==> run a: inputs <==
==> flow/design.v (excerpt) <==
module  CED(
  input  clk,
  input  rst,
  input  enable,
  output reg ird,
  input  [7:0] idata,	
  output reg [13:0] iaddr,
  output reg cwr_mag_0,
  output reg [12:0] cdata_mag_wr0,
  output reg crd_mag_0,
  input  [12:0] cdata_mag_rd0,
  output reg [13:0] caddr_mag_0,
  output reg cwr_ang_0,
  output reg [12:0] cdata_ang_wr0,
  output reg crd_ang_0,
  input  [12:0] cdata_ang_rd0,
  output reg [13:0] caddr_ang_0,
  output reg cwr1,
  output reg [12:0] cdata_wr1,
  output reg crd1,
  input  [12:0] cdata_rd1,
  output reg [13:0] caddr_1,
  output reg cwr2,
  output reg [12:0] cdata_wr2,
  output reg [13:0] caddr_2,
  output done
);
  parameter INITIAL = 2'd0;
  parameter LAYER0  = 2'd1;
  parameter LAYER1  = 2'd2;
  parameter LAYER2  = 2'd3;
  parameter READ    = 2'd0;
  parameter EXECUTE = 2'd1;
  parameter WRITE   = 2'd2;
  reg  [2:0]  top_cs;
  reg  [2:0]  top_ns;
  reg  [2:0]  inner_cs;
  reg  [2:0]  inner_ns;
  reg  [13:0] p0_addr;  
  reg  [13:0] p1_addr;  
  reg  [12:0] gx_pixel;
  reg  [12:0] gy_pixel;
  reg  [5:0]  read0_cnt;
  reg  [2:0]  read1_cnt;
  reg  [3:0]  read2_cnt;
  reg  [7:0]  row_cnt;
  reg  [7:0]  column_cnt;
  ...
==> flow/config.mk <==
export PLATFORM = sky130hd
export DESIGN_NAME = CED
export DESIGN_NICKNAME = CED
export VERILOG_FILES = /design/flow/design.v
export SDC_FILE = /design/flow/constraint.sdc
export NUM_CORES = 4
export LEC_CHECK = 0
export CAP_MARGIN = 10
export CELL_PAD_IN_SITES_DETAIL_PLACEMENT = 0
export CELL_PAD_IN_SITES_GLOBAL_PLACEMENT = 0
export CORE_MARGIN = 2
export CORE_UTILIZATION = 72
export GPL_ROUTABILITY_DRIVEN = 0
export GPL_TIMING_DRIVEN = 1
export MAX_ROUTING_LAYER = met5
export MIN_ROUTING_LAYER = met1
export PLACE_DENSITY_LB_ADDON = 0.22
export SETUP_SLACK_MARGIN = -0.31
export SLEW_MARGIN = 20
export TNS_END_PERCENT = 10
==> flow/constraint.sdc <==
create_clock -name core_clock -period 4.09 [get_ports {clk}]
set_input_delay 0.8180 -clock core_clock [delete_from_list [all_inputs] [get_ports {clk}]]
set_output_delay 0.8180 -clock core_clock [all_outputs]
set_load 0.01 [all_outputs]
run.sh (not shown) runs the stock make flow with config.mk's settings and CLKGATE_MAP_FILE=.
==> inputs of run b, as changes to run a <==
==> flow/config.mk (replaced) <==
export PLATFORM = sky130hd
export DESIGN_NAME = CED
export DESIGN_NICKNAME = CED
export VERILOG_FILES = /design/flow/design.v
export SDC_FILE = /design/flow/constraint.sdc
export NUM_CORES = 4
export LEC_CHECK = 0
export CAP_MARGIN = 20
export CELL_PAD_IN_SITES_DETAIL_PLACEMENT = 2
export CORE_MARGIN = 2
export CORE_UTILIZATION = 40
export SLEW_MARGIN = 20
==> flow/constraint.sdc (replaced) <==
create_clock -name core_clock -period 2.89 [get_ports {clk}]
set_input_delay 0.5780 -clock core_clock [delete_from_list [all_inputs] [get_ports {clk}]]
set_output_delay 0.5780 -clock core_clock [all_outputs]
set_load 0.01 [all_outputs]
==> inputs of run c, as changes to run a <==
==> flow/config.mk (replaced) <==
export PLATFORM = sky130hd
export DESIGN_NAME = CED
export DESIGN_NICKNAME = CED
export VERILOG_FILES = /design/flow/design.v
export SDC_FILE = /design/flow/constraint.sdc
export NUM_CORES = 4
export LEC_CHECK = 0
export CAP_MARGIN = 20
export CORE_MARGIN = 2
export CORE_UTILIZATION = 72
export CTS_CLUSTER_DIAMETER = 381
export SLEW_MARGIN = 20
export TNS_END_PERCENT = 70
==> flow/constraint.sdc (replaced) <==
create_clock -name core_clock -period 4.14 [get_ports {clk}]
set_input_delay 0.8280 -clock core_clock [delete_from_list [all_inputs] [get_ports {clk}]]
set_output_delay 0.8280 -clock core_clock [all_outputs]
set_load 0.01 [all_outputs]
==> comparison <==
- Run a finished but fails on negative setup slack. Run b stopped in 4_1_cts, error DPL-0033. Run c completed and failed the layout checks on negative setup slack.
- Against run a, the non-clock buffer count of run c is higher by 26.
- Sequential cell count is the same in run a and run c.
- In synthesized cell count, run b and run c do not differ.
- Between run a and run c, the lower sequential power is in run c (gap about 1%, measured against run c).
- Utilization: run a is lower than run c (2.3 points).
- In total power, run c and run a hardly differ.
- Of run c and run a, run c has the higher final cell count (gap 0.86%, measured against run a).
- Of run a and run c, run c has the higher clock power (gap about 1%, measured against run c).
No activity file was given, so power comes from the tool's default toggle rates.
